==> design.v <==
module mac #(
	parameter N = 16,  
	parameter Q = 12  
	)(
	input logic clk, sclr, ce,
	input logic [N-1:0] a_i, b_i, 
	input logic [N*2-1:0] c_i,
	output logic [N*2-1:0] r_o
	);
	always_ff @(posedge clk or posedge sclr) begin
		if (sclr) r_o <= 'd0;
		else if (ce) begin
				r_o <= (a_i * b_i + c_i);  
			end
	end
endmodule
module variable_shift_register #(parameter WIDTH = 8, parameter SIZE = 3)(
	input logic clk, rst, ce,
	input logic [WIDTH-1:0] data_i,
	output logic [WIDTH-1:0] data_o
	);
	logic [WIDTH-1:0] sh_r [SIZE-1:0];  
	generate 
	genvar i;
	for (i = 0; i < SIZE; i = i + 1) begin : for_loop
		always_ff @(posedge clk or posedge rst) begin
			if (rst) sh_r[i] <= 'd0; 
			else begin
				if (ce) begin
					if (i == 'd0) sh_r[i] <= data_i;
					else sh_r[i] <= sh_r[i - 1];
				end
			end
		end
	end : for_loop
	endgenerate
	assign data_o = sh_r[SIZE - 1];
endmodule
`timescale 1ns / 1ps
module convolver #(
	parameter n = 8'h0a,	 
	parameter k = 8'h03,  
	parameter s = 1,  
	parameter BL = 16,  
	parameter Q = 12  
	)(
	input logic clk,
	input logic rst,
	input logic ce,
	input logic [BL-1:0] activation,
	input logic [(k*k)*BL-1:0] weight1,
	output logic [31:0] conv_op,
	output logic valid_conv,
	output logic end_conv
	);
	logic [31:0] count1;  
	logic [31:0] count2;  
	logic [31:0] count3;  
	logic [31:0] row_count;  
	logic en1, en2, en3;  
	logic [BL-1:0] weight [0:k*k-1];
	generate
		genvar j;
		for (j = 0; j < k*k; j = j + 1) begin : for_loop
			assign weight[j][BL-1:0] = weight1[BL*j +: BL];
		end : for_loop
	endgenerate
	logic [BL*2-1:0] tmp [k*k+1:0];
	assign tmp[0] = 32'h00000000;
	generate
	genvar i;
	for (i = 0; i < k*k; i = i + 1) begin : for_loop1
		if ((i+1) % k == 0) begin 					 
			if (i == k*k - 1) begin 				 
				mac #(.N(BL), .Q(Q)) MAC0(
					.clk(clk),
					.sclr(rst),
					.ce(ce),
					.a_i(activation),
					.b_i(weight[i]),
					.c_i(tmp[i]),
					.r_o(conv_op)
				);
			end
			else begin
				logic [BL*2-1:0] tmp2;
				mac #(.N(BL), .Q(Q)) MAC1(
					.clk(clk),
					.sclr(rst),
					.ce(ce),
					.a_i(activation),
					.b_i(weight[i]),
					.c_i(tmp[i]),
					.r_o(tmp2)
				);
				variable_shift_register #(.WIDTH(BL*2), .SIZE(n-k)) SR(
					.clk(clk),
					.rst(rst),
					.ce(ce),
					.data_i(tmp2),
					.data_o(tmp[i+1])
					);
			end
		end
		else begin
			mac #(.N(BL), .Q(Q)) MAC2(
					.clk(clk),
					.sclr(rst),
					.ce(ce),
					.a_i(activation),
					.b_i(weight[i]),
					.c_i(tmp[i]),
					.r_o(tmp[i+1])
				);
		end
	end : for_loop1
	endgenerate
	always_ff @(posedge clk) begin
		if (rst) begin
			count1 <= 0;
			count2 <= 0;
			count3 <= 0;
			row_count <= 0;
			en1 <= 0;
			en2 <= 1;
			en3 <= 0;
		end
		else if (ce) begin
		if (ce) begin
			if (count1 == (k-1)*n + k - 1) begin  
				count1 <= count1 + 1'b1;
				en1 <= 1'b1;
			end
			else count1 <= count1 + 1'b1;
		end
		if (en1 && en2) begin
			if (count2 == n - k) begin
				count2 <= 0;
				en2 <= 0;
				row_count <= row_count + 1'b1;
			end
			else count2 <= count2 + 1'b1;
		end
		if(~en2) begin
			if(count3 == k-2) begin
				count3<=0;
				en2 <= 1'b1;
			end
		else
			count3 <= count3 + 1'b1;
		end
		if((((count2 + 1) % s == 0) && (row_count % s == 0))
			||(count3 == k-2)&&(row_count % s == 0)
			||(count1 == (k-1)*n+k-1))
		begin                                                                                                                        
			en3 <= 1;                                                                                                                             
		end
		else 
			en3 <= 0;
		end
	end
	assign end_conv = (count1>= n*n+2) ? 1'b1 : 1'b0;
	assign valid_conv = (en1&&en2&&en3);
endmodule
==> run.sh <==
#!/bin/bash
# the make line also repeats each setting of config.mk as NAME=value (left out here)
make -C /OpenROAD-flow-scripts/flow DESIGN_CONFIG=/design/flow/config.mk WORK_HOME=/design/flow/orfs CLKGATE_MAP_FILE= finish
==> config.mk <==
export PLATFORM = sky130hd
export DESIGN_NAME = convolver
export DESIGN_NICKNAME = convolver
export VERILOG_FILES = /design/flow/design.v
export SDC_FILE = /design/flow/constraint.sdc
export NUM_CORES = 4
export LEC_CHECK = 0
export CAP_MARGIN = 20
export CORE_MARGIN = 2
export CORE_UTILIZATION = 25
export SLEW_MARGIN = 20
==> constraint.sdc <==
create_clock -name core_clock -period 7.65 [get_ports {clk}]
set_input_delay 1.5300 -clock core_clock [delete_from_list [all_inputs] [get_ports {clk}]]
set_output_delay 1.5300 -clock core_clock [all_outputs]
set_load 0.01 [all_outputs]
==> Slide: Implementation Results, run 1 <==
Flow Results at a Glance

Clocking
  • Clock Tree Root: clkbuf_16
  • Hold_buf cts: 0
  • Total CTS buffers: 105
  • Clk buf depth: 4
  • Post-CTS Repair Setup Buffers: 0
  • Clock-pin slew on the worst setup and hold paths: 60 ps
  • CTS tree: built
  • Worst-Skew Late Latency: 840 ps
  • TritonCTS Sinks: 835
  • H-tree Lvls: 3

Floorplan
  • Io pins: 197
  • Die W: 682.9 um
  • Die H: 682.9 um
  • Die area: 466300 um2
  • Core Util at FP: 25.07%
  • Row cnt: 249
  • Core area: 459500 um2

Timing
  • Fmax: 0.1370 GHz
  • Final period util: 95.43%
  • Hold Vio Cnt, Final: 0
  • PnR worst setup slack: 349.6 ps
  • Slew HR: 31.59%
  • Clock skew: 48.65 ps
  • RSZ-0062 raised after global routing: no
  • Worst-Margin Slew: 1026 ps
  • Setup violations, final: 0
  • Slew Limit Fails: 0
  • Setup TNS: 0 ps
  • Min Clock Period, post-route: 7300 ps

Route
  • Metal2 WL: 149700 um
  • Post-route ant nets: 0
  • DR pass1 iterations: 25
  • Vias per cell: 4.243
  • Drt drc: 0
  • Met1 wire length: 132900 um
  • DR iter-0 viols: 3841
  • Uppermost routed layer: met5
  • WL final: 304100 um
  • Via count: 82030
  • Drt wl/cell: 15.73 um
  • Routed wl met3: 13190 um

Yosys
  • Top cells by area: fa_1 (35%), dfrtp_1 (16%), ha_1 (9.8%)
  • Synth Seq Share: 17.70%
  • Leading area contributor after synthesis: fa_1
  • Yosys synthesis chip area: 115200 um2
  • Synthesized cell area: 115200 um2
  • Count leader, synth: inv_1
  • Synth top cells by count: inv_1 (2931), fa_1 (1994), nand2_1 (1487), and2_1 (1110), ha_1 (901)
  • Multiplexer share: 5.591%
  • Adder Share, Synth: 44.43%
  • Yosys cell types: 87
  • Syn Nets: 15270
  • Ys flops: 835
  • Yosys Instances: 12210
  • Mean Syn Cell Area: 9.436 um2
  • Synth Instances: 12210
  • Xor+xnor area frac: 2.394%
  • Ao+oa area frac: 4.888%
  • Synth top area share: 34.65%
  • Post-synth EDFFs: 0
  • Top non-seq family: adder cells
  • Top_reg_cell synth: dfrtp_1
  • Ys async rst share: 88.14%
  • Simple-gate share of the synthesized area: 13.62%
  • Syn. warnings: 8

Finish
  • Fill cells: 48090
  • Logic area: 81760 um2
  • Syn-to-layout area delta: 18.71%
  • Reg area: 20400 um2
  • Nets: 16150

Outcome
  • Outcome: no timing/DRC/antenna violations

Worst setup path
  • Crit-path most repeated cell: fa_1
  • Setup crit end: for_loop1[3].genblk1.MAC2.r_o[27]
  • CP max stage cell: fa_1
  • CP arrival: 7940 ps
  • Critical Path Sink Type: flop
  • Worst r2r src: for_loop1[2].genblk1.genblk1.SR.sh_r[6][10]
  • Worst Setup SP: weight1[60]
  • Reg2reg path depth: 20
  • Reg2Reg Setup Slack: 2460 ps
  • Cells along the critical path: clkdlybuf4s50_1 -> buf_4 -> buf_4 -> and2_1 -> fa_1 -> inv_1 -> fa_1 -> fa_1 -> inv_1 -> fa_1 -> inv_1 -> fa_1 -> fa_1 -> inv_1 -> ha_1 -> a21o_1 -> a21oi_1 -> buf_4 -> or4b_1 -> a211oi_1 -> nor2_1 -> a31oi_1 -> xor2_1 -> mux2i_1
  • Worst path required time: 8290 ps
  • CP top delay family: adder cells
  • Crit-path max FO: 15
  • Critical path class: in -> reg
  • Worst path depth: 24
  • Crit path buf inv count: 8
  • R2R Path End: for_loop1[3].genblk1.MAC2.r_o[28]
  • Max incr delay on CP: 530 ps
  • CP Launch Type: input pin

Hold path
  • Worst Hold Depth: 2
  • Worst hold path type: reg -> reg
  • Hold_sp: en3
  • Hold endpoint: en3

Global routing
  • GRT overflow: 0
  • GRT Overall Usage: 13.36%
  • Number of global-route vias before repair: 88510
  • First-pass GRT wire length: 494400 um
  • Largest net degree at the start of global routing: 174
  • Initial antenna violation count: 36

Flow run
  • OpenROAD warning count: 57
  • Max-Cap Viols: 0

Placement
  • DP HPWL: 251700 um
  • Pre-CTS setup slack: -574.1 ps
  • Final GP Congestion: 0.8754
  • Port Buffers: 196
-- metrics by stage --
step / cell area [um2] / utilization [%] / instances / hold slack [ps]
finish: 136800 / 29.76 / 19330 / 468.5
detailed placement: 133200 / 28.98 / 19130 / 458.5
global placement: 133200 / 28.98 / 19130 / 438.3
global route: 136700 / 29.76 / 19320 / 496.8
CTS: 136700 / 29.76 / 19320 / 470.8
floorplan: 115500 / - / 12210 / 427.8
-- what timing repair did --
action	in CTS	in global routing
resized	0	1
hold endpoints to repair	0	0
endpoints found under the setup margin	0	1
-- layout make-up --
class,instances,share of cell area [%]
flip-flops and latches,835,14.91
clock buffers,135,2.113
multi-input cells,7894,59.78
well taps,6149,5.625
diodes,13,0.02378
repair buffers,1320,8.994
clock inverters,54,0.5013
inverters,2932,8.050
-- routing by layer --
layer	track usage (%)	vias up
met2	23.60	1504
met4	3.289	22
met3	1.556	410
met1	17.31	41740
li1	-	38360
met5	0	-
==> run 2: changes to the inputs <==
- CAP_MARGIN: 20 -> 40
- CORE_UTILIZATION: 25 -> 72
- CTS_CLUSTER_DIAMETER: not set -> 28
- CTS_CLUSTER_SIZE: not set -> 15
- PLACE_DENSITY_LB_ADDON: not set -> 0.01
- SETUP_SLACK_MARGIN: not set -> 0.8
- TNS_END_PERCENT: not set -> 80
- clock period: 7.65 -> 6.46 ns (I/O delays scaled with it)
==> Slide: Implementation Results, run 2 <==
Run Summary

Outcome
  • Exit stage: 5_1_grt
  • Outcome: aborted with a tool error

Yosys
  • Top_reg_cell synth: dfrtp_1
  • Top non-seq family: adder cells
  • Adder Share, Synth: 44.43% (unchanged)
  • Ys flops: 835 (unchanged)
  • Yosys cell types: 87 (unchanged)
  • Leading area contributor after synthesis: fa_1
  • Yosys synthesis chip area: 115200 um2 (unchanged)
  • Synthesized cell area: 115200 um2 (unchanged)
  • Simple-gate share of the synthesized area: 13.62% (unchanged)
  • Syn. warnings: 8 (unchanged)
  • Multiplexer share: 5.591% (unchanged)
  • Yosys Instances: 12210 (unchanged)
  • Mean Syn Cell Area: 9.436 um2 (unchanged)
  • Ys async rst share: 88.14% (unchanged)
  • Ao+oa area frac: 4.888% (unchanged)
  • Syn Nets: 15270 (unchanged)
  • Count leader, synth: inv_1
  • Post-synth EDFFs: 0 (unchanged)
  • Xor+xnor area frac: 2.394% (unchanged)
  • Synth top cells by count: inv_1 (2931), fa_1 (1994), nand2_1 (1487), and2_1 (1110), ha_1 (901)
  • Top cells by area: fa_1 (35%), dfrtp_1 (16%), ha_1 (9.8%)
  • Synth top area share: 34.65% (unchanged)
  • Synth Seq Share: 17.70% (unchanged)
  • Synth Instances: 12210 (unchanged)

Floorplan
  • Core area: 158600 um2 (-65%)
  • Die W: 404.0 um (-41%)
  • Core Util at FP: 72.67% (+48 points)
  • Die H: 404.0 um (-41%)
  • Io pins: 197 (unchanged)
  • Die area: 163200 um2 (-65%)
  • Row cnt: 146 (-41%)

Placement
  • Final GP Congestion: 1.026 (+17%)
  • Area after DPL: 129600 um2 (-2.7%)
  • DP HPWL: 252000 um (+0.12%)
  • Port Buffers: 196 (unchanged)

Clocking
  • TritonCTS Sinks: 835 (unchanged)
  • Hold_buf cts: 0 (unchanged)
  • Total CTS buffers: 192 (+83%)
  • Clock Tree Root: clkbuf_16
  • Clk buf depth: 3 (-1)
  • H-tree Lvls: 4 (+1)
-- run 2: timing repair --
item                                    in CTS
pin swaps                                  568
gates resized                             1145
setup buffers                              266
cloned                                      30
endpoints found under the setup margin     194
-- run 2: through the flow --
step / setup slack [ps] / std cells / hold slack [ps] / TNS [ps]
2_1_floorplan: -6373 / 12210 / 427.8 / -3863080
3_3_place_gp: -1299 / 15250 / 438.5 / -154860
3_5_place_dp: -1460 / 15250 / 452.3 / -167260
4_1_cts: -211.9 / 15910 / 440.9 / -2910
==> run 3: changes to the inputs <==
- CAP_MARGIN: 40 -> 20
- CELL_PAD_IN_SITES_GLOBAL_PLACEMENT: not set -> 1
- CORE_UTILIZATION: 72 -> 47
- CTS_CLUSTER_DIAMETER: 28 -> not set
- CTS_CLUSTER_SIZE: 15 -> not set
- MAX_ROUTING_LAYER: not set -> met4
- PLACE_DENSITY_LB_ADDON: 0.01 -> not set
- SETUP_SLACK_MARGIN: 0.8 -> -0.07
- TNS_END_PERCENT: 80 -> not set
- clock period: 6.46 -> 7.51 ns (I/O delays scaled with it)
==> Slide: Implementation Results, run 3 <==
Flow Results at a Glance

Outcome
  • Outcome: no timing/DRC/antenna violations

Finish
  • Fill cells: 22290
  • Finished Cell Area: 134000 um2
  • Syn-to-layout area delta: 16.34%
  • Non-filler instance count after layout: 16470
  • Reg area: 20400 um2
  • Logic area: 81770 um2
  • Nets: 16230

Yosys
  • Simple-gate share of the synthesized area: 13.62% (unchanged)
  • Syn Nets: 15270 (unchanged)
  • Ys async rst share: 88.14% (unchanged)
  • Yosys synthesis chip area: 115200 um2 (unchanged)
  • Top cells by area: fa_1 (35%), dfrtp_1 (16%), ha_1 (9.8%)
  • Synth top cells by count: inv_1 (2931), fa_1 (1994), nand2_1 (1487), and2_1 (1110), ha_1 (901)
  • Count leader, synth: inv_1
  • Top non-seq family: adder cells
  • Leading area contributor after synthesis: fa_1
  • Mean Syn Cell Area: 9.436 um2 (unchanged)
  • Adder Share, Synth: 44.43% (unchanged)
  • Syn. warnings: 8 (unchanged)
  • Synthesized cell area: 115200 um2 (unchanged)
  • Synth Seq Share: 17.70% (unchanged)
  • Multiplexer share: 5.591% (unchanged)
  • Yosys Instances: 12210 (unchanged)
  • Synth Instances: 12210 (unchanged)
  • Top_reg_cell synth: dfrtp_1
  • Synth top area share: 34.65% (unchanged)
  • Yosys cell types: 87 (unchanged)
  • Ao+oa area frac: 4.888% (unchanged)
  • Post-synth EDFFs: 0 (unchanged)
  • Xor+xnor area frac: 2.394% (unchanged)
  • Ys flops: 835 (unchanged)

Hold path
  • Hold endpoint: for_loop1[2].genblk1.genblk1.SR.sh_r[3][1]
  • Hold_sp: for_loop1[2].genblk1.genblk1.SR.sh_r[2][1]
  • Worst hold path type: reg -> reg
  • Worst Hold Depth: 1

Worst setup path
  • Cells along the critical path: clkdlybuf4s50_1 -> and2_1 -> fa_1 -> inv_1 -> fa_1 -> fa_1 -> inv_1 -> fa_1 -> fa_1 -> inv_1 -> fa_1 -> inv_1 -> ha_1 -> a21o_1 -> a211oi_1 -> nor2_1 -> or4b_1 -> o21ai_1 -> o21ai_1 -> a31oi_1 -> xnor2_1 -> mux2_2
  • Max incr delay on CP: 580 ps
  • Crit-path max FO: 6
  • CP top delay family: adder cells
  • Reg2reg path depth: 18
  • Worst path required time: 8170 ps
  • Worst path depth: 22
  • Worst r2r src: for_loop1[1].genblk1.MAC2.r_o[9]
  • Crit path buf inv count: 5
  • R2R Path End: for_loop1[2].genblk1.genblk1.MAC1.r_o[18]
  • Worst Setup SP: weight1[36]
  • Reg2Reg Setup Slack: 2280 ps
  • Critical path class: in -> reg
  • CP Launch Type: input pin
  • Setup crit end: for_loop1[2].genblk1.genblk1.MAC1.r_o[27]
  • Crit-path most repeated cell: fa_1
  • CP max stage cell: clkdlybuf4s50_1
  • CP arrival: 7940 ps
  • Critical Path Sink Type: flop

Global routing
  • First-pass GRT wire length: 521700 um
  • Initial antenna violation count: 17
  • GRT Overall Usage: 27.63%
  • GRT overflow: 0
  • Number of global-route vias before repair: 91560
  • Largest net degree at the start of global routing: 184

Route
  • Via count: 82790
  • Vias per cell: 5.028
  • Post-route ant nets: 0
  • Drt wl/cell: 19.56 um
  • DR pass1 iterations: 8
  • DR iter-0 viols: 4424
  • WL final: 322100 um
  • Drt drc: 0

Flow run
  • Max-Cap Viols: 0
  • OpenROAD warning count: 49

Floorplan
  • Io pins: 197 (unchanged)
  • Core Util at FP: 47.33% (-25 points)
  • Row cnt: 181 (+24%)
  • Core area: 243500 um2 (+54%)
  • Die W: 499.1 um (+24%)
  • Die area: 249100 um2 (+53%)
  • Die H: 499.1 um (+24%)

Clocking
  • Clock-pin slew on the worst setup and hold paths: 60 ps
  • H-tree Lvls: 3 (-1)
  • PostCTS Resize Cnt: 0 (-100%)
  • CTS tree: built
  • Clock Tree Root: clkbuf_16
  • Total CTS buffers: 102 (-47%)
  • Hold_buf cts: 0 (unchanged)
  • TritonCTS Sinks: 835 (unchanged)
  • Worst-Skew Late Latency: 800 ps
  • Clk buf depth: 3 (unchanged)
  • Post-CTS Repair Setup Buffers: 0 (-100%)

Placement
  • Final GP Congestion: 0.9023 (-12%)
  • Area after DPL: 130300 um2 (+0.57%)
  • Port Buffers: 196 (unchanged)
  • DP HPWL: 266000 um (+5.6%)
  • Dpl cells: 16270 (+6.7%)

Timing
  • Worst-Margin Slew: 1005 ps
  • Final period util: 96.89%
  • Hold Vio Cnt, Final: 0
  • Slew HR: 32.86%
  • Fmax: 0.1374 GHz
  • Setup violations, final: 0
  • Hold_ws: 432.7 ps
  • Slew Limit Fails: 0
  • Clock skew: 96.98 ps
  • Setup TNS: 0 ps
  • Min Clock Period, post-route: 7277 ps
[run 3: area by class of cell]
| cell class | instances | share of cell area [%] |
|---|---|---|
| inverters | 2932 | 8.214 |
| multi-input cells | 7894 | 61.00 |
| flip-flops and latches | 835 | 15.22 |
| repair buffers | 1407 | 9.789 |
| well taps | 3202 | 2.989 |
| clock inverters | 57 | 0.6366 |
| diodes | 4 | 0.007467 |
| clock buffers | 135 | 2.147 |
[run 3: metrics by stage]
| step | util (%) | setup slack, ps |
|---|---|---|
| detailed placement | 53.52 | -574.5 |
| CTS | 55.05 | 266.2 |
| finish | 55.06 | 233.3 |
| floorplan | - | -5533 |
| global placement | 53.52 | -579.0 |
| global route | 55.06 | -24.87 |
[run 3: layer usage]
metal	GRT usage [%]	up-vias	share of wire, %
li1	-	38490	-
met1	36.56	42430	45
met2	46.21	1484	49
met3	2.489	386	3.6
met4	6.366	0	2.6
met5	-	-	0
==> run 4: changes to the inputs <==
- CELL_PAD_IN_SITES_GLOBAL_PLACEMENT: 1 -> not set
- CORE_UTILIZATION: 47 -> 72
- CTS_CLUSTER_SIZE: not set -> 21
- MAX_ROUTING_LAYER: met4 -> not set
- SETUP_SLACK_MARGIN: -0.07 -> 0.53
- clock period: 7.51 -> 6.45 ns (I/O delays scaled with it)
==> Slide: Implementation Results, run 4 <==
Run Summary

Yosys
  • Synth Seq Share: 17.70% (unchanged)
  • Top non-seq family: adder cells
  • Ys flops: 835 (unchanged)
  • Mean Syn Cell Area: 9.436 um2 (unchanged)
  • Count leader, synth: inv_1
  • Top_reg_cell synth: dfrtp_1
  • Ys async rst share: 88.14% (unchanged)
  • Top cells by area: fa_1 (35%), dfrtp_1 (16%), ha_1 (9.8%)
  • Simple-gate share of the synthesized area: 13.62% (unchanged)
  • Yosys cell types: 87 (unchanged)
  • Ao+oa area frac: 4.888% (unchanged)
  • Syn Nets: 15270 (unchanged)
  • Synth top area share: 34.65% (unchanged)
  • Leading area contributor after synthesis: fa_1
  • Syn. warnings: 8 (unchanged)
  • Xor+xnor area frac: 2.394% (unchanged)
  • Multiplexer share: 5.591% (unchanged)
  • Adder Share, Synth: 44.43% (unchanged)
  • Synthesized cell area: 115200 um2 (unchanged)
  • Synth top cells by count: inv_1 (2931), fa_1 (1994), nand2_1 (1487), and2_1 (1110), ha_1 (901)
  • Post-synth EDFFs: 0 (unchanged)
  • Yosys Instances: 12210 (unchanged)
  • Synth Instances: 12210 (unchanged)
  • Yosys synthesis chip area: 115200 um2 (unchanged)

Floorplan
  • Core Util at FP: 72.67% (+25 points)
  • Die H: 404.0 um (-19%)
  • Row cnt: 146 (-19%)
  • Die W: 404.0 um (-19%)
  • Io pins: 197 (unchanged)
  • Core area: 158600 um2 (-35%)
  • Die area: 163200 um2 (-34%)

Placement
  • Final GP Congestion: 0.9662 (+7.1%)
  • DP HPWL: 247200 um (-7.1%)
  • Dpl cells: 15230 (-6.4%)
  • Area after DPL: 129700 um2 (-0.49%)
  • Port Buffers: 196 (unchanged)
  • Pre-CTS setup slack: -1340 ps (-765.2 ps)

Clocking
  • H-tree Lvls: 3 (unchanged)
  • Clk buf depth: 3 (unchanged)
  • Total CTS buffers: 94 (-7.8%)
  • Clock Tree Root: clkbuf_16
  • TritonCTS Sinks: 835 (unchanged)

Outcome
  • Outcome: aborted with a tool error
  • Exit stage: 5_1_grt
## run 4: what timing repair did
item / in CTS
cloned: 50
hold buffers: 0
resized: 1113
setup buffers: 237
setup endpoints to repair: 183
pin swaps: 595
## run 4: through the flow
stage          setup TNS (ps)
3_5_place_dp          -162070
4_1_cts                 -1894
3_3_place_gp          -148280
2_1_floorplan        -3853390
==> run 5: changes to the inputs <==
- ABC_AREA: not set -> 1
- CTS_CLUSTER_DIAMETER: not set -> 232
- CTS_CLUSTER_SIZE: 21 -> 15
- PLACE_DENSITY_LB_ADDON: not set -> 0.01
- SETUP_SLACK_MARGIN: 0.53 -> 0.8
- clock period: 6.45 -> 7.09 ns (I/O delays scaled with it)
==> Slide: Implementation Results, run 5 <==
Flow Results at a Glance

Yosys
  • Top non-seq family: adder cells
  • Synth top area share: 31.83% (-2.8 points)
  • Yosys Instances: 17260 (+41%)
  • Top_reg_cell synth: dfrtp_1
  • Yosys cell types: 43 (-51%)
  • Top cells by area: fa_1 (32%), nand2_1 (17%), inv_1 (15%)
  • Leading area contributor after synthesis: fa_1
  • Count leader, synth: nand2_1
  • Synthesized cell area: 125400 um2 (+8.9%)
  • Synth Instances: 17260 (+41%)
  • Simple-gate share of the synthesized area: 21.47% (+7.8 points)
  • Yosys synthesis chip area: 125400 um2 (+8.9%)
  • Multiplexer share: 0% (-5.6 points)
  • Ao+oa area frac: 3.164% (-1.7 points)
  • Xor+xnor area frac: 0.6844% (-1.7 points)
  • Syn. warnings: 8 (unchanged)
  • Synth top cells by count: nand2_1 (5560), inv_1 (5119), fa_1 (1994), ha_1 (901), dfrtp_1 (736)
  • Syn Nets: 20320 (+33%)
  • Ys async rst share: 88.14% (unchanged)
  • Post-synth EDFFs: 0 (unchanged)
  • Adder Share, Synth: 40.82% (-3.6 points)
  • Synth Seq Share: 16.27% (-1.4 points)
  • Mean Syn Cell Area: 7.265 um2 (-23%)
  • Ys flops: 835 (unchanged)

Worst setup path
  • Reg2Reg Setup Slack: 2690 ps
  • Worst Setup SP: activation[14]
  • Critical Path Sink Type: flop
  • Crit-path most repeated cell: nand2_1
  • Worst r2r src: for_loop1[7].genblk1.MAC2.r_o[3]
  • CP arrival: 6830 ps
  • R2R Path End: for_loop1[8].genblk1.genblk1.MAC0.r_o[25]
  • Critical path class: in -> reg
  • Worst path required time: 7720 ps
  • Crit-path max FO: 13
  • Max incr delay on CP: 570 ps
  • Crit path buf inv count: 9
  • CP top delay family: adder cells
  • Worst path depth: 26
  • CP max stage cell: fa_1
  • Reg2reg path depth: 22
  • Setup crit end: for_loop1[8].genblk1.genblk1.MAC0.r_o[31]
  • CP Launch Type: input pin

Route
  • Via count: 105700
  • Drt drc: 0
  • DR iter-0 viols: 9734
  • WL final: 349900 um
  • DR pass1 iterations: 8
  • Drt wl/cell: 17.60 um
  • Post-route ant nets: 0
  • Vias per cell: 5.318

Hold path
  • Worst hold path type: reg -> reg
  • Worst Hold Depth: 2
  • Hold endpoint: for_loop1[2].genblk1.genblk1.SR.sh_r[4][22]
  • Hold_sp: for_loop1[2].genblk1.genblk1.SR.sh_r[3][22]

Finish
  • Reg area: 20400 um2
  • Non-filler instance count after layout: 19880
  • Nets: 20570
  • Finished Cell Area: 139000 um2
  • Logic area: 84900 um2
  • Syn-to-layout area delta: 10.79%
  • Fill cells: 12240

Timing
  • PnR worst setup slack: 890.8 ps
  • Slew HR: 29.28%
  • RSZ-0062 raised after global routing: yes
  • Hold Vio Cnt, Final: 0
  • Final period util: 87.44%
  • Clock skew: 62.98 ps
  • Fmax: 0.1613 GHz
  • Worst-Margin Slew: 1061 ps
  • Slew Limit Fails: 0
  • Min Clock Period, post-route: 6199 ps
  • Setup violations, final: 0

Global routing
  • First-pass GRT wire length: 557800 um
  • Largest net degree at the start of global routing: 245
  • Number of global-route vias before repair: 104900
  • GRT overflow: 0
  • GRT Overall Usage: 39.72%
  • Initial antenna violation count: 28

Floorplan
  • Die H: 421.4 um (+4.3%)
  • Io pins: 197 (unchanged)
  • Core Util at FP: 72.31% (-0.35 points)
  • Core area: 173400 um2 (+9.4%)
  • Die W: 421.4 um (+4.3%)
  • Row cnt: 153 (+4.8%)
  • Die area: 177500 um2 (+8.8%)

Clocking
  • Clk buf depth: 3 (unchanged)
  • Clock Tree Root: clkbuf_16
  • CTS tree: built
  • Total CTS buffers: 66 (-30%)
  • H-tree Lvls: 3 (unchanged)
  • Worst-Skew Late Latency: 750 ps
  • Clock-pin slew on the worst setup and hold paths: 100 ps
  • TritonCTS Sinks: 835 (unchanged)
  • Hold_buf cts: 0 (unchanged)

Placement
  • Final GP Congestion: 0.9938 (+2.9%)
  • Port Buffers: 196 (unchanged)
  • Dpl cells: 19710 (+29%)
  • Area after DPL: 134300 um2 (+3.6%)
  • Pre-CTS setup slack: -22.63 ps (+1317 ps)
  • DP HPWL: 278100 um (+13%)

Flow run
  • OpenROAD warning count: 64
  • Max-Cap Viols: 0

Outcome
  • Outcome: no timing/DRC/antenna violations
-- run 5: through the flow --
step	TNS [ps]	hold WS, ps	utilization, %
3_5_place_dp	-65.79	458.6	77.45
5_1_grt	0	480.1	80.11
4_1_cts	0	435.9	78.55
3_3_place_gp	0	445.2	77.45
2_1_floorplan	0	436.2	-
6_report	0	443.7	80.12
-- run 5: cell type report --
class | count | area share (%)
Clock inverter | 9 | 0.1594
Clock buffer | 73 | 1.207
Tap cell | 2325 | 2.094
Antenna cell | 23 | 0.04142
Timing Repair Buffer | 912 | 6.863
Multi-Input combinational cell | 10570 | 61.10
Inverter | 5126 | 13.86
Sequential cell | 835 | 14.68
-- run 5: layer usage --
metal	vias to the layer above	track usage (%)	part of all wire, %
met5	-	0	0.013
met4	6	15.59	4.5
met3	848	8.687	11
met2	5019	60.29	44
met1	50620	56.17	40
li1	49210	-	-
-- run 5: timing repair --
| action | in CTS | in global routing |
|---|---|---|
| pin swaps | 0 | 97 |
| cloned | 0 | 8 |
| buffers inserted | 0 | 53 |
| gates resized | 7 | 481 |
| endpoints found under the setup margin | 17 | 180 |
==> run 6: changes to the inputs <==
- ABC_AREA: 1 -> not set
- CORE_UTILIZATION: 72 -> 63
- CTS_CLUSTER_DIAMETER: 232 -> not set
- CTS_CLUSTER_SIZE: 15 -> not set
- PLACE_DENSITY_LB_ADDON: 0.01 -> not set
- SETUP_SLACK_MARGIN: 0.8 -> not set
- clock period: 7.09 -> 3.35 ns (I/O delays scaled with it)
==> Slide: Implementation Results, run 6 <==
Flow Results at a Glance

Outcome
  • Outcome: complete, but fails checks
  • Layout Check Fails: negative setup slack

Timing
  • Setup violations, final: 255 (+255)
  • Fmax: 0.1658 GHz
  • Hold Vio Cnt, Final: 0 (unchanged)
  • Slew Limit Fails: 0 (unchanged)
  • RSZ-0062 raised after global routing: yes
  • Worst-Margin Slew: 959.6 ps (-101.2 ps)
  • Clock skew: 44.99 ps (-17.99 ps)
  • PnR worst setup slack: -2680 ps (-3571 ps)
  • Final period util: 180.0% (+93 points)
  • Slew HR: 35.88% (+6.6 points)
  • Min Clock Period, post-route: 6030 ps

Global routing
  • GRT Overall Usage: 37.22% (-2.5 points)
  • Largest net degree at the start of global routing: 151 (-38%)
  • Number of global-route vias before repair: 97420 (-7.2%)
  • GRT overflow: 0 (unchanged)
  • First-pass GRT wire length: 535500 um (-4.0%)
  • Initial antenna violation count: 26 (-7.1%)

Worst setup path
  • Critical path class: in -> reg
  • Cells along the critical path: buf_16 -> buf_12 -> buf_12 -> and2_1 -> fa_1 -> inv_1 -> fa_2 -> fa_1 -> inv_1 -> fa_1 -> fa_1 -> inv_1 -> fa_2 -> inv_2 -> ha_4 -> a21o_1 -> nor3_2 -> a211oi_2 -> or4_4 -> a31oi_4 -> o21ai_2 -> xor2_1 -> mux2_4
  • Worst r2r src: for_loop1[5].genblk1.genblk1.SR.sh_r[6][9]
  • Crit path buf inv count: 7 (-2)
  • R2R Path End: for_loop1[6].genblk1.MAC2.r_o[22]
  • Crit-path most repeated cell: fa_1
  • Worst path required time: 3990 ps (-3730 ps)
  • CP max stage cell: fa_2
  • Setup crit end: for_loop1[8].genblk1.genblk1.MAC0.r_o[29]
  • Critical Path Sink Type: flop
  • Crit-path max FO: 9 (-4)
  • CP top delay family: adder cells
  • Worst Setup SP: activation[8]
  • Max incr delay on CP: 600 ps (+30 ps)
  • Worst path depth: 23 (-12%)
  • CP arrival: 6670 ps (-160 ps)
  • Reg2reg path depth: 19 (-14%)
  • Reg2Reg Setup Slack: -1730 ps (-4420 ps)
  • CP Launch Type: input pin

Yosys
  • Synth top cells by count: inv_1 (2931), fa_1 (1994), nand2_1 (1487), and2_1 (1110), ha_1 (901)
  • Synthesized cell area: 115200 um2 (-8.1%)
  • Ys async rst share: 88.14% (unchanged)
  • Synth Instances: 12210 (-29%)
  • Yosys cell types: 87 (+100%)
  • Xor+xnor area frac: 2.394% (+1.7 points)
  • Leading area contributor after synthesis: fa_1
  • Ys flops: 835 (unchanged)
  • Post-synth EDFFs: 0 (unchanged)
  • Simple-gate share of the synthesized area: 13.62% (-7.8 points)
  • Yosys Instances: 12210 (-29%)
  • Top cells by area: fa_1 (35%), dfrtp_1 (16%), ha_1 (9.8%)
  • Adder Share, Synth: 44.43% (+3.6 points)
  • Syn Nets: 15270 (-25%)
  • Yosys synthesis chip area: 115200 um2 (-8.1%)
  • Synth top area share: 34.65% (+2.8 points)
  • Count leader, synth: inv_1
  • Synth Seq Share: 17.70% (+1.4 points)
  • Syn. warnings: 8 (unchanged)
  • Ao+oa area frac: 4.888% (+1.7 points)
  • Mean Syn Cell Area: 9.436 um2 (+30%)
  • Top_reg_cell synth: dfrtp_1
  • Multiplexer share: 5.591% (+5.6 points)
  • Top non-seq family: adder cells

Finish
  • Nets: 16840 (-18%)
  • Syn-to-layout area delta: 24.03%
  • Fill cells: 12110 (-1.1%)
  • Non-filler instance count after layout: 16250 (-18%)
  • Finished Cell Area: 142900 um2 (+2.8%)

Clocking
  • Worst-Skew Late Latency: 760 ps (about the same)
  • Clock-pin slew on the worst setup and hold paths: 60 ps (-40 ps)
  • Clock Tree Root: clkbuf_16
  • Clk buf depth: 3 (unchanged)
  • H-tree Lvls: 3 (unchanged)
  • TritonCTS Sinks: 835 (unchanged)
  • Hold_buf cts: 0 (unchanged)
  • CTS tree: built
  • Total CTS buffers: 95 (+44%)

Floorplan
  • Row cnt: 156 (+2.0%)
  • Die area: 186300 um2 (+4.9%)
  • Io pins: 197 (unchanged)
  • Die W: 431.7 um (+2.4%)
  • Die H: 431.7 um (+2.4%)
  • Core Util at FP: 63.54% (-8.8 points)
  • Core area: 181300 um2 (+4.5%)

Route
  • DR pass1 iterations: 7 (-1)
  • DR iter-0 viols: 5813 (-40%)
  • Drt drc: 0 (unchanged)
  • Drt wl/cell: 21.13 um (+20%)
  • Post-route ant nets: 0 (unchanged)
  • WL final: 343400 um (-1.9%)
  • Vias per cell: 5.512 (+3.6%)
  • Via count: 89590 (-15%)

Hold path
  • Worst Hold Depth: 3 (+1)
  • Hold_sp: ce
  • Hold endpoint: en3
  • Worst hold path type: in -> reg

Placement
  • DP HPWL: 257700 um (-7.3%)
  • Dpl cells: 15720 (-20%)
  • Pre-CTS setup slack: -3802 ps (-3779 ps)
  • Final GP Congestion: 0.9731 (-2.1%)
  • Port Buffers: 196 (unchanged)
  • Area after DPL: 131900 um2 (-1.8%)

Flow run
  • OpenROAD warning count: 57 (-11%)
  • Max-Cap Viols: 0 (unchanged)
## run 6: through the flow
stage                     hold WS, ps  util, %  TNS (ps)
after floorplan                 427.8        -  -6273640
after CTS                       220.4    77.14   -494100
after global routing            284.0    78.79   -538540
after global placement          438.5    72.73   -763820
after detailed placement        467.0    72.73   -775070
final                           262.4    78.81   -502790
## run 6: layer usage
layer | GRT usage, % | vias up | part of all wire, %
met5 | 0 | - | 0.022
met4 | 19.03 | 12 | 6.3
met3 | 6.064 | 959 | 7.3
met2 | 61.81 | 3286 | 48
met1 | 47.34 | 45600 | 38
li1 | - | 39730 | -
## run 6: layout make-up
class	count	area, um2	area share, %
Multi-Input combinational cell	7894	85500	59.83
Sequential cell	835	20400	14.27
Timing Repair Buffer	2022	19610	13.72
Inverter	2932	11010	7.705
Tap cell	2370	2965	2.075
Clock buffer	129	2730	1.910
Clock inverter	49	633.1	0.4430
Antenna cell	23	57.56	0.04027
## run 6: what timing repair did
action,4_1_cts,5_1_grt
resized,738,484
cloned,32,18
setup endpoints to repair,260,257
pin swaps,391,397
buffers inserted,183,112
==> run 7: changes to the inputs <==
- CAP_MARGIN: 20 -> 5
- CELL_PAD_IN_SITES_DETAIL_PLACEMENT: not set -> 2
- CORE_ASPECT_RATIO: not set -> 1.1
- CORE_UTILIZATION: 63 -> 26
- CTS_CLUSTER_DIAMETER: not set -> 354
- GPL_TIMING_DRIVEN: not set -> 1
- MAX_ROUTING_LAYER: not set -> met4
- MIN_ROUTING_LAYER: not set -> met2
- PLACE_DENSITY: not set -> 0.72
- SETUP_SLACK_MARGIN: not set -> 1.27
- clock period: 3.35 -> 5.77 ns (I/O delays scaled with it)
==> Slide: Implementation Results, run 7 <==
Run Summary

Outcome
  • Outcome: aborted with a tool error
  • Exit stage: 5_1_grt
  • Halt Reason: [ERROR GRT-0116] Global routing finished with congestion. Check the congestion regions in the DRC Viewer.

Placement
  • Final GP Congestion: 0.9726 (about the same)
  • Port Buffers: 196 (unchanged)
  • Area after DPL: 135400 um2 (+2.6%)
  • Dpl cells: 19030 (+21%)
  • Pre-CTS setup slack: -3464 ps (+337.7 ps)
  • DP HPWL: 573100 um (+120%)

Yosys
  • Yosys synthesis chip area: 115200 um2 (unchanged)
  • Ys flops: 835 (unchanged)
  • Yosys cell types: 87 (unchanged)
  • Leading area contributor after synthesis: fa_1
  • Xor+xnor area frac: 2.394% (unchanged)
  • Count leader, synth: inv_1
  • Simple-gate share of the synthesized area: 13.62% (unchanged)
  • Top cells by area: fa_1 (35%), dfrtp_1 (16%), ha_1 (9.8%)
  • Yosys Instances: 12210 (unchanged)
  • Syn Nets: 15270 (unchanged)
  • Multiplexer share: 5.591% (unchanged)
  • Synthesized cell area: 115200 um2 (unchanged)
  • Synth Instances: 12210 (unchanged)
  • Top non-seq family: adder cells
  • Synth Seq Share: 17.70% (unchanged)
  • Synth top cells by count: inv_1 (2931), fa_1 (1994), nand2_1 (1487), and2_1 (1110), ha_1 (901)
  • Top_reg_cell synth: dfrtp_1
  • Adder Share, Synth: 44.43% (unchanged)
  • Post-synth EDFFs: 0 (unchanged)
  • Ao+oa area frac: 4.888% (unchanged)
  • Mean Syn Cell Area: 9.436 um2 (unchanged)
  • Syn. warnings: 8 (unchanged)
  • Synth top area share: 34.65% (unchanged)
  • Ys async rst share: 88.14% (unchanged)

Floorplan
  • Core Util at FP: 26.09% (-37 points)
  • Die W: 638.7 um (+48%)
  • Die H: 702.2 um (+63%)
  • Die area: 448500 um2 (+140%)
  • Io pins: 197 (unchanged)
  • Core area: 441700 um2 (+140%)
  • Row cnt: 256 (+64%)

Clocking
  • Total CTS buffers: 101 (+6.3%)
  • H-tree Lvls: 3 (unchanged)
  • Clk buf depth: 3 (unchanged)
  • TritonCTS Sinks: 835 (unchanged)
  • Clock Tree Root: clkbuf_16

Global routing
  • GRT overflow: 17730
  • GRT Overall Usage: 75.58%
run 7: routing by layer:
| metal | GRT overflow | GRT usage (%) |
|---|---|---|
| met1 | - | - |
| met3 | 8349 | 80.13 |
| met5 | - | - |
| met2 | 6630 | 77.38 |
| met4 | 2753 | 64.06 |
run 7: timing repair:
item                                    in CTS
gates cloned                                20
resized                                   1352
pin swaps                                  445
buffers inserted                           238
endpoints found under the setup margin     251
hold buffers                                 0
==> run 8: changes to the inputs <==
- CAP_MARGIN: 5 -> 30
- CELL_PAD_IN_SITES_DETAIL_PLACEMENT: 2 -> not set
- CORE_ASPECT_RATIO: 1.1 -> 0.77
- CORE_UTILIZATION: 26 -> 40
- CTS_CLUSTER_DIAMETER: 354 -> not set
- GPL_TIMING_DRIVEN: 1 -> 0
- MAX_ROUTING_LAYER: met4 -> met5
- MIN_ROUTING_LAYER: met2 -> not set
- PLACE_DENSITY: 0.72 -> not set
- PLACE_DENSITY_LB_ADDON: not set -> 0.09
- SETUP_SLACK_MARGIN: 1.27 -> not set
- clock period: 5.77 -> 4.58 ns (I/O delays scaled with it)
==> Slide: Implementation Results, run 8 <==
Flow Results at a Glance

Yosys
  • Leading area contributor after synthesis: fa_1
  • Ao+oa area frac: 4.888% (unchanged)
  • Mean Syn Cell Area: 9.436 um2 (unchanged)
  • Top non-seq family: adder cells
  • Top cells by area: fa_1 (35%), dfrtp_1 (16%), ha_1 (9.8%)
  • Ys async rst share: 88.14% (unchanged)
  • Ys flops: 835 (unchanged)
  • Xor+xnor area frac: 2.394% (unchanged)
  • Top_reg_cell synth: dfrtp_1
  • Synth Seq Share: 17.70% (unchanged)
  • Syn Nets: 15270 (unchanged)
  • Multiplexer share: 5.591% (unchanged)
  • Synth top cells by count: inv_1 (2931), fa_1 (1994), nand2_1 (1487), and2_1 (1110), ha_1 (901)
  • Yosys cell types: 87 (unchanged)
  • Yosys synthesis chip area: 115200 um2 (unchanged)
  • Synthesized cell area: 115200 um2 (unchanged)
  • Adder Share, Synth: 44.43% (unchanged)
  • Syn. warnings: 8 (unchanged)
  • Yosys Instances: 12210 (unchanged)
  • Synth top area share: 34.65% (unchanged)
  • Synth Instances: 12210 (unchanged)
  • Count leader, synth: inv_1
  • Post-synth EDFFs: 0 (unchanged)
  • Simple-gate share of the synthesized area: 13.62% (unchanged)

Finish
  • Non-filler instance count after layout: 16950
  • Syn-to-layout area delta: 21.72%
  • Nets: 16000
  • Final core utilization: 49.07%
  • Finished Cell Area: 140200 um2

Floorplan
  • Core area: 285800 um2 (-35%)
  • Core Util at FP: 40.32% (+14 points)
  • Row cnt: 172 (-33%)
  • Die H: 475.0 um (-32%)
  • Die area: 292400 um2 (-35%)
  • Io pins: 197 (unchanged)
  • Die W: 615.6 um (-3.6%)

Clocking
  • Worst-Skew Late Latency: 830 ps
  • Clk buf depth: 3 (unchanged)
  • H-tree Lvls: 3 (unchanged)
  • Total CTS buffers: 97 (-4.0%)
  • Clock-pin slew on the worst setup and hold paths: 70 ps
  • CTS tree: built
  • Hold_buf cts: 0 (unchanged)
  • TritonCTS Sinks: 835 (unchanged)
  • Clock Tree Root: clkbuf_16

Global routing
  • GRT Overall Usage: 34.67%
  • Number of global-route vias before repair: 93160
  • GRT overflow: 0
  • Initial antenna violation count: 149
  • Largest net degree at the start of global routing: 36
  • First-pass GRT wire length: 709700 um

Timing
  • Fmax: 0.1529 GHz
  • PnR worst setup slack: -1962 ps
  • Clock skew: 92.10 ps
  • Setup violations, final: 226
  • Worst-Margin Slew: 1044 ps
  • Slew HR: 30.39%
  • Hold Vio Cnt, Final: 0
  • RSZ-0062 raised after global routing: yes
  • Slew Limit Fails: 0
  • Min Clock Period, post-route: 6542 ps
  • Hold_ws: 462.8 ps
  • Final period util: 142.8%

Route
  • DR iter-0 viols: 8577
  • Via count: 90350
  • Vias per cell: 5.331
  • Drt drc: 0
  • WL final: 501300 um
  • Drt wl/cell: 29.58 um
  • Post-route ant nets: 0
  • DR pass1 iterations: 6

Worst setup path
  • Critical Path Sink Type: flop
  • R2R Path End: for_loop1[2].genblk1.genblk1.MAC1.r_o[28]
  • Crit path buf inv count: 12
  • Worst r2r src: for_loop1[1].genblk1.MAC2.r_o[9]
  • Max incr delay on CP: 590 ps
  • Worst path depth: 27
  • CP max stage cell: fa_1
  • Reg2reg path depth: 18
  • Worst Setup SP: activation[9]
  • Crit-path max FO: 8
  • Critical path class: in -> reg
  • Crit-path most repeated cell: fa_1
  • CP arrival: 7170 ps
  • Setup crit end: for_loop1[1].genblk1.MAC2.r_o[25]
  • Worst path required time: 5210 ps
  • Reg2Reg Setup Slack: -790 ps
  • CP top delay family: adder cells
  • CP Launch Type: input pin

Flow run
  • OpenROAD warning count: 34
  • Max-Cap Viols: 0

Placement
  • DP HPWL: 404900 um (-29%)
  • Port Buffers: 179 (-8.7%)
  • Final GP Congestion: 0.9926 (+2.1%)
  • Area after DPL: 126300 um2 (-6.7%)
  • Pre-CTS setup slack: -3964 ps (-500.2 ps)
  • Dpl cells: 16320 (-14%)

Hold path
  • Hold endpoint: en3
  • Worst hold path type: reg -> reg
  • Hold_sp: en3
  • Worst Hold Depth: 2

Outcome
  • Layout Check Fails: negative setup slack
  • Outcome: complete, but fails checks
## run 8: area by class of cell
class                      instances  area [um2]
timing repair buffer             658        7742
sequential                       835       20400
tap                             3828        4790
clock inverter                    42       579.3
inverter                        2932       11010
antenna                           92       230.2
buffer                           528        6392
multi-input combinational       7894       86320
fill                           26930      145600
clock buffer                     140        2780
## run 8: metal layers
metal,up-vias,track usage (%),wire [um]
li1,38220,-,-
met1,47290,48.97,217400
met2,3982,50.24,208300
met3,827,9.117,51370
met4,36,14.29,24020
met5,-,0,257
## run 8: metrics by stage
step / TNS [ps]
floorplan: -5276560
global route: -316880
finish: -289400
CTS: -270790
global placement: -
detailed placement: -719460
## run 8: timing repair
item | in CTS | in global routing
pin swaps | 263 | 338
buffers inserted | 248 | 131
resized | 1696 | 479
endpoints found under the setup margin | 250 | 234
gates cloned | 6 | 1
==> run 9: changes to the inputs <==
- CAP_MARGIN: 30 -> 0
- CORE_ASPECT_RATIO: 0.77 -> not set
- CORE_UTILIZATION: 40 -> 72
- CTS_CLUSTER_DIAMETER: not set -> 42
- CTS_CLUSTER_SIZE: not set -> 93
- GPL_TIMING_DRIVEN: 0 -> not set
- MAX_ROUTING_LAYER: met5 -> not set
- PLACE_DENSITY: not set -> 0.66
- PLACE_DENSITY_LB_ADDON: 0.09 -> not set
- SETUP_SLACK_MARGIN: not set -> 0.96
- clock period: 4.58 -> 6.78 ns (I/O delays scaled with it)
==> Slide: Implementation Results, run 9 <==
Flow Results at a Glance

Yosys
  • Ys async rst share: 88.14% (unchanged)
  • Yosys cell types: 87 (unchanged)
  • Leading area contributor after synthesis: fa_1
  • Synth Seq Share: 17.70% (unchanged)
  • Ao+oa area frac: 4.888% (unchanged)
  • Yosys Instances: 12210 (unchanged)
  • Top cells by area: fa_1 (35%), dfrtp_1 (16%), ha_1 (9.8%)
  • Simple-gate share of the synthesized area: 13.62% (unchanged)
  • Synthesized cell area: 115200 um2 (unchanged)
  • Synth top area share: 34.65% (unchanged)
  • Top non-seq family: adder cells
  • Syn Nets: 15270 (unchanged)
  • Synth Instances: 12210 (unchanged)
  • Top_reg_cell synth: dfrtp_1
  • Synth top cells by count: inv_1 (2931), fa_1 (1994), nand2_1 (1487), and2_1 (1110), ha_1 (901)
  • Syn. warnings: 8 (unchanged)
  • Adder Share, Synth: 44.43% (unchanged)
  • Count leader, synth: inv_1
  • Post-synth EDFFs: 0 (unchanged)
  • Xor+xnor area frac: 2.394% (unchanged)
  • Yosys synthesis chip area: 115200 um2 (unchanged)
  • Ys flops: 835 (unchanged)
  • Mean Syn Cell Area: 9.436 um2 (unchanged)
  • Multiplexer share: 5.591% (unchanged)

Timing
  • PnR worst setup slack: -1479 ps (+483.6 ps)
  • Final period util: 121.8% (-21 points)
  • Clock skew: 50.06 ps (-42.04 ps)
  • RSZ-0062 raised after global routing: yes
  • Hold Vio Cnt, Final: 0 (unchanged)
  • Setup TNS: -28100 ps (+261300 ps)
  • Slew Limit Fails: 0 (unchanged)
  • Slew HR: 19.80% (-11 points)
  • Setup violations, final: 74 (-67%)
  • Worst-Margin Slew: 1203 ps (+158.8 ps)
  • Fmax: 0.1211 GHz
  • Min Clock Period, post-route: 8259 ps

Placement
  • Dpl cells: 15180 (-7.0%)
  • Area after DPL: 129100 um2 (+2.2%)
  • Port Buffers: 196 (+9.5%)
  • DP HPWL: 248400 um (-39%)
  • Final GP Congestion: 0.9613 (-3.2%)

Worst setup path
  • Setup crit end: for_loop1[5].genblk1.genblk1.MAC1.r_o[24]
  • Worst path depth: 25 (-7.4%)
  • CP Launch Type: input pin
  • CP top delay family: adder cells
  • Worst r2r src: for_loop1[5].genblk1.genblk1.SR.sh_r[6][13]
  • Critical path class: in -> reg
  • Reg2Reg Setup Slack: 870 ps (+1660 ps)
  • R2R Path End: for_loop1[6].genblk1.MAC2.r_o[24]
  • Crit-path max FO: 5 (-3)
  • Crit path buf inv count: 11 (-1)
  • Crit-path most repeated cell: fa_1
  • CP max stage cell: fa_1
  • Worst Setup SP: activation[12]
  • CP arrival: 9020 ps (+1850 ps)
  • Worst path required time: 7540 ps (+2330 ps)
  • Max incr delay on CP: 860 ps (+270 ps)
  • Reg2reg path depth: 20 (+2)
  • Critical Path Sink Type: flop

Route
  • Vias per cell: 6.625 (+24%)
  • DR pass1 iterations: 12 (+6)
  • Drt drc: 0 (unchanged)
  • Post-route ant nets: 0 (unchanged)
  • Metal2 WL: 196000 um (-5.9%)
  • Routed wl met3: 69570 um (+35%)
  • Uppermost routed layer: met5
  • Met1 wire length: 134300 um (-38%)
  • Drt wl/cell: 28.80 um (-2.6%)
  • WL final: 458200 um (-8.6%)
  • Via count: 105400 (+17%)
  • DR iter-0 viols: 14360 (+67%)

Flow run
  • OpenROAD warning count: 66 (+94%)
  • Max-Cap Viols: 0 (unchanged)

Clocking
  • CTS tree: built
  • Clock-pin slew on the worst setup and hold paths: 70 ps (about the same)
  • Clk buf depth: 3 (unchanged)
  • Total CTS buffers: 133 (+37%)
  • Worst-Skew Late Latency: 870 ps (+40 ps)
  • TritonCTS Sinks: 835 (unchanged)
  • H-tree Lvls: 4 (+1)
  • Clock Tree Root: clkbuf_16

Floorplan
  • Core area: 158600 um2 (-45%)
  • Die area: 163200 um2 (-44%)
  • Die W: 404.0 um (-34%)
  • Core Util at FP: 72.67% (+32 points)
  • Die H: 404.0 um (-15%)
  • Io pins: 197 (unchanged)
  • Row cnt: 146 (-15%)

Finish
  • Final core utilization: 90.97% (+42 points)
  • Syn-to-layout area delta: 25.20%
  • Non-filler instance count after layout: 15910 (-6.1%)
  • Nets: 16700 (+4.3%)
  • Finished Cell Area: 144300 um2 (+2.9%)

Global routing
  • Number of global-route vias before repair: 102600 (+10%)
  • Largest net degree at the start of global routing: 180 (+400%)
  • First-pass GRT wire length: 553200 um (-22%)
  • GRT Overall Usage: 44.12% (+9.4 points)
  • Initial antenna violation count: 53 (-64%)
  • GRT overflow: 0 (unchanged)

Hold path
  • Worst hold path type: reg -> reg
  • Hold endpoint: for_loop1[1].genblk1.MAC2.r_o[9]
  • Hold_sp: for_loop1[1].genblk1.MAC2.r_o[9]
  • Worst Hold Depth: 1 (-1)

Outcome
  • Outcome: complete, but fails checks
  • Layout Check Fails: negative setup slack
[run 9: cell type report]
class / instances / area (um2)
Antenna cell: 85 / 212.7
Clock buffer: 161 / 3670
Clock inverter: 84 / 1110
Fill cell: 5818 / 14310
Inverter: 2932 / 11010
Multi-Input combinational cell: 7894 / 86610
Sequential cell: 835 / 20400
Tap cell: 2072 / 2592
Timing Repair Buffer: 1846 / 18640
[run 9: layer usage]
metal	track usage, %	up-vias
met3	12.29	5029
met1	51.81	50250
met4	27.34	64
met2	72.13	10480
li1	-	39570
met5	0	-
[run 9: repair_timing]
item                                    CTS  global route
pin swaps                               245           650
hold buffers                              0             0
buffers inserted                        137           201
gates resized                           524          1099
gates cloned                             32            27
endpoints found under the setup margin  190           200
[run 9: per-stage QoR]
step,worst slack [ps],hold slack [ps]
after CTS,58.13,479.2
final,-1479,486.4
after global routing,-1343,507.5
after floorplan,-6117,427.8
after detailed placement,-1232,470.0
after global placement,-1196,439.8
==> run 10: changes to the inputs <==
- CAP_MARGIN: 0 -> 20
- CTS_CLUSTER_DIAMETER: 42 -> not set
- CTS_CLUSTER_SIZE: 93 -> 59
- PLACE_DENSITY: 0.66 -> 0.65
- SETUP_SLACK_MARGIN: 0.96 -> not set
- clock period: 6.78 -> 6.45 ns (I/O delays scaled with it)
==> Slide: Implementation Results, run 10 <==
Flow Results at a Glance

Outcome
  • Outcome: complete, but fails checks
  • Layout Check Fails: negative setup slack

Timing
  • RSZ-0062 raised after global routing: yes
  • Clock skew: 96.40 ps (+46.34 ps)
  • Min Clock Period, post-route: 8360 ps
  • Slew HR: 16.89% (-2.9 points)
  • Hold_ws: 463.1 ps (-23.30 ps)
  • Final period util: 129.6% (+7.8 points)
  • PnR worst setup slack: -1910 ps (-431.1 ps)
  • Hold Vio Cnt, Final: 0 (unchanged)
  • Slew Limit Fails: 0 (unchanged)
  • Fmax: 0.1196 GHz
  • Setup violations, final: 85 (+15%)
  • Worst-Margin Slew: 1242 ps (+39.40 ps)

Clocking
  • Worst-Skew Late Latency: 820 ps (-50 ps)
  • CTS tree: built
  • H-tree Lvls: 3 (-1)
  • Clk buf depth: 3 (unchanged)
  • Total CTS buffers: 93 (-30%)
  • Hold_buf cts: 0 (unchanged)
  • TritonCTS Sinks: 835 (unchanged)
  • Clock Tree Root: clkbuf_16
  • Clock-pin slew on the worst setup and hold paths: 70 ps (about the same)

Yosys
  • Multiplexer share: 5.591% (unchanged)
  • Count leader, synth: inv_1
  • Syn. warnings: 8 (unchanged)
  • Synth top cells by count: inv_1 (2931), fa_1 (1994), nand2_1 (1487), and2_1 (1110), ha_1 (901)
  • Ys flops: 835 (unchanged)
  • Ao+oa area frac: 4.888% (unchanged)
  • Adder Share, Synth: 44.43% (unchanged)
  • Yosys cell types: 87 (unchanged)
  • Mean Syn Cell Area: 9.436 um2 (unchanged)
  • Ys async rst share: 88.14% (unchanged)
  • Top cells by area: fa_1 (35%), dfrtp_1 (16%), ha_1 (9.8%)
  • Post-synth EDFFs: 0 (unchanged)
  • Top_reg_cell synth: dfrtp_1
  • Yosys synthesis chip area: 115200 um2 (unchanged)
  • Top non-seq family: adder cells
  • Synth Seq Share: 17.70% (unchanged)
  • Simple-gate share of the synthesized area: 13.62% (unchanged)
  • Synth top area share: 34.65% (unchanged)
  • Synth Instances: 12210 (unchanged)
  • Yosys Instances: 12210 (unchanged)
  • Synthesized cell area: 115200 um2 (unchanged)
  • Syn Nets: 15270 (unchanged)
  • Xor+xnor area frac: 2.394% (unchanged)
  • Leading area contributor after synthesis: fa_1

Worst setup path
  • CP top delay family: adder cells
  • CP Launch Type: input pin
  • Critical Path Sink Type: flop
  • CP max stage cell: xor2_1
  • R2R Path End: for_loop1[5].genblk1.genblk1.MAC1.r_o[30]
  • Worst Setup SP: activation[1]
  • Crit-path max FO: 12 (+7)
  • Crit path buf inv count: 10 (-1)
  • Setup crit end: for_loop1[5].genblk1.genblk1.MAC1.r_o[30]
  • Critical path class: in -> reg
  • Reg2reg path depth: 18 (-10%)
  • Worst r2r src: for_loop1[4].genblk1.MAC2.r_o[10]
  • Max incr delay on CP: 970 ps (+110 ps)
  • Crit-path most repeated cell: fa_1
  • Worst path required time: 7190 ps (-350 ps)
  • Worst path depth: 25 (unchanged)
  • CP arrival: 9100 ps (+80 ps)
  • Reg2Reg Setup Slack: 230 ps (-640 ps)

Floorplan
  • Core area: 158600 um2 (unchanged)
  • Die area: 163200 um2 (unchanged)
  • Die W: 404.0 um (unchanged)
  • Io pins: 197 (unchanged)
  • Row cnt: 146 (unchanged)
  • Core Util at FP: 72.67% (unchanged)
  • Die H: 404.0 um (unchanged)

Placement
  • Final GP Congestion: 0.9761 (+1.5%)
  • DP HPWL: 246400 um (-0.81%)
  • Port Buffers: 196 (unchanged)

Finish
  • Final core utilization: 89.39% (-1.6 points)
  • Nets: 16670 (-0.16%)
  • Logic area: 86080 um2 (-0.62%)
  • Syn-to-layout area delta: 23.01%
  • Reg area: 20400 um2 (unchanged)
  • Fill cells: 6817 (+17%)

Hold path
  • Hold_sp: for_loop1[5].genblk1.genblk1.SR.sh_r[0][11]
  • Worst hold path type: reg -> reg
  • Hold endpoint: for_loop1[5].genblk1.genblk1.SR.sh_r[1][11]
  • Worst Hold Depth: 1 (unchanged)

Route
  • DR pass1 iterations: 15 (+3)
  • Drt drc: 0 (unchanged)
  • WL final: 395000 um (-14%)
  • Post-route ant nets: 0 (unchanged)
  • DR iter-0 viols: 10860 (-24%)
  • Vias per cell: 6.130 (-7.5%)
  • Via count: 96870 (-8.1%)
  • Drt wl/cell: 25.00 um (-13%)

Global routing
  • Initial antenna violation count: 53 (unchanged)
  • GRT overflow: 0 (unchanged)
  • Number of global-route vias before repair: 102600 (-0.017%)
  • GRT Overall Usage: 43.94% (-0.18 points)
  • Largest net degree at the start of global routing: 178 (-1.1%)
  • First-pass GRT wire length: 552500 um (-0.13%)

Flow run
  • Max-Cap Viols: 0 (unchanged)
  • OpenROAD warning count: 62 (-6.1%)
run 10: area by class of cell:
class	instances	share of cell area, %
timing repair buffer	1860	12.94
multi-input combinational	7894	60.73
tap	2072	1.829
clock buffer	124	1.830
clock inverter	50	0.4476
antenna	35	0.06179
inverter	2932	7.769
sequential	835	14.39
run 10: timing repair:
action                                  4_1_cts  5_1_grt
buffers inserted                            189      145
resized                                     655      736
endpoints found under the setup margin      138      142
pin swaps                                   314      523
gates cloned                                 32       19
run 10: per-stage QoR:
stage	instance area (um2)	setup TNS, ps	cells	worst slack (ps)
finish	141700	-29170	15800	-1910
global route	141700	-34100	15770	-1589
global placement	129700	-149040	15230	-1336
detailed placement	129700	-163440	15230	-1345
floorplan	117300	-3853480	12210	-6381
CTS	137500	-3879	15620	-232.2
run 10: per-layer routing:
metal | up-vias | GRT usage [%] | routed length [um]
met5 | - | 0 | 494
met4 | 46 | 26.66 | 37760
met3 | 2833 | 11.82 | 51440
met2 | 7089 | 72.31 | 179600
met1 | 47490 | 51.70 | 125700
li1 | 39420 | - | -
